## top_module_d11
module top_module_d11(
    i_clk,
    i_reset,
    i_start,
    i_load,
    i_enc_dec,
    i_pt1,
    i_pt2,
    i_key1,
    i_key2,
    i_r,
    o_ct1,
    o_ct2,
    o_done
);
For scale: about 5900 cells after synthesis, ~910 flip-flops, ~710 I/O pins, ~0.058 mm^2 of cells after synthesis.
clock: 3.38 ns
lec_check: 0
cap_margin: 20
core_margin: 2
core_utilization: 72
cts_cluster_diameter: 178
cts_cluster_size: 99
place_density: 0.41
setup_slack_margin: 0.77
slew_margin: 20
tns_end_percent: 5
run.sh (not shown) runs the stock make flow with config.mk's settings and CLKGATE_MAP_FILE=.
The baseline did not get past global routing (5_1_grt), error GRT-0116.
Change:
CORE_UTILIZATION = 71   (was 72)
CTS_CLUSTER_DIAMETER = not set   (was 178)
CTS_CLUSTER_SIZE = not set   (was 99)
PLACE_DENSITY = 0.65   (was 0.41)
SETUP_SLACK_MARGIN = not set   (was 0.77)
TNS_END_PERCENT = not set   (was 5)
clock period = 4.32 ns   (was 3.38 ns; I/O delays follow)
Outcome: The new run ended with an error in global routing (5_1_grt) on GRT-0232. Area after synthesis stays the same. Die size goes up by about 1.4%. Synthesized cell count does not change.
Change:
CORE_UTILIZATION = 40   (was 71)
PLACE_DENSITY = not set   (was 0.65)
SETUP_SLACK_MARGIN = 0.1   (was not set)
clock period = 6.0 ns   (was 4.32 ns; I/O delays follow)
- The changed run completed without violations
- die size goes up by 76%
- synthesized cell count stays the same
- synthesized area stays the same

== run A ==
Starting RTL as in the previous note.
==> flow/config.mk <==
export PLATFORM = sky130hd
export DESIGN_NAME = top_module_d11
export DESIGN_NICKNAME = top_module_d11
export VERILOG_FILES = /design/flow/design.v
export SDC_FILE = /design/flow/constraint.sdc
export NUM_CORES = 4
export LEC_CHECK = 0
export ABC_AREA = 1
export CAP_MARGIN = 20
export CORE_MARGIN = 2
export CORE_UTILIZATION = 72
export CTS_CLUSTER_DIAMETER = 371
export CTS_CLUSTER_SIZE = 99
export PLACE_DENSITY = 0.36
export SETUP_SLACK_MARGIN = 0.1
export SLEW_MARGIN = 20
export TNS_END_PERCENT = 5
==> flow/constraint.sdc <==
create_clock -name core_clock -period 3.57 [get_ports {i_clk}]
set_input_delay 0.7140 -clock core_clock [delete_from_list [all_inputs] [get_ports {i_clk}]]
set_output_delay 0.7140 -clock core_clock [all_outputs]
set_load 0.01 [all_outputs]
Run status, run A: aborted in global routing (5_1_grt), error GRT-0232
For run B, these inputs were changed with respect to run A:
Settings: CTS_CLUSTER_SIZE removed (was 99); TNS_END_PERCENT removed (was 5); PLACE_DENSITY removed (was 0.36); CTS_CLUSTER_DIAMETER removed (was 371); CORE_UTILIZATION changed from 72 to 16; ABC_AREA removed (was 1); the clock period (ns, I/O delays scaled along) changed from 3.57 to 7.21.
## What came out
Run B: total CTS buffers 96 above run A
Compare run A and run B | minimum setup slack after placement higher: run B
Placed standard-cell area: run A and run B compared, higher one is run A
Chip area line of the yosys report on run B is down relative to run A.
Count of cells resized by post-cts repair was higher in the run labelled run A.
Run B finished every step from synthesis to the final layout, and the layout passed the timing, DRC and antenna checks.
What run A reported for gate count after technology mapping has to be multiplied by 0.75 to get the figure for run B.
Share of synthesized cell area in and-or and or-and compound cells: run A vs run B, no meaningful difference
[inputs] run C vs run B
Settings: swapping 16 for 58 in CORE_UTILIZATION; clearing SETUP_SLACK_MARGIN, which used to be 0.1; swapping 7.21 for 4.04 in the clock period (ns, I/O delays scaled along).
### Flow results
- Although it ran to completion, run C produced a layout that fails the final checks because of setup timing.
- From run B to run C the numbers moved as follows: setup slack has decreased; data arrival at the endpoint of the critical path saw a decrease; via density per instance went up.
Here is what was changed in the inputs of run D compared with run C.
Settings: SETUP_SLACK_MARGIN: unset -> 0.1; CTS_CLUSTER_SIZE: unset -> 46; the clock period (ns, I/O delays scaled along): 4.04 -> 4.76.
==> results <==
- Run D went all the way through synthesis, placement and routing and the layout is clean on timing, DRC and antenna.
- Compared with run C, run D shows a higher critical path data required time.
- Lower non-clock buffer count goes to run D over run C.
- Run D vs. run C: number of non-filler instances in the completed layout went down by 6.0%; final setup slack of the worst path shows an increase of 0.24 ns.
- Compared with run C, in run D critical path arrival increased 0.33 ns; number of fillers in the final layout increased 941; area growth from synthesis to layout decreased 10 points.
- Run D ended with less count of buffering cells on the critical path with inverters included than run C.
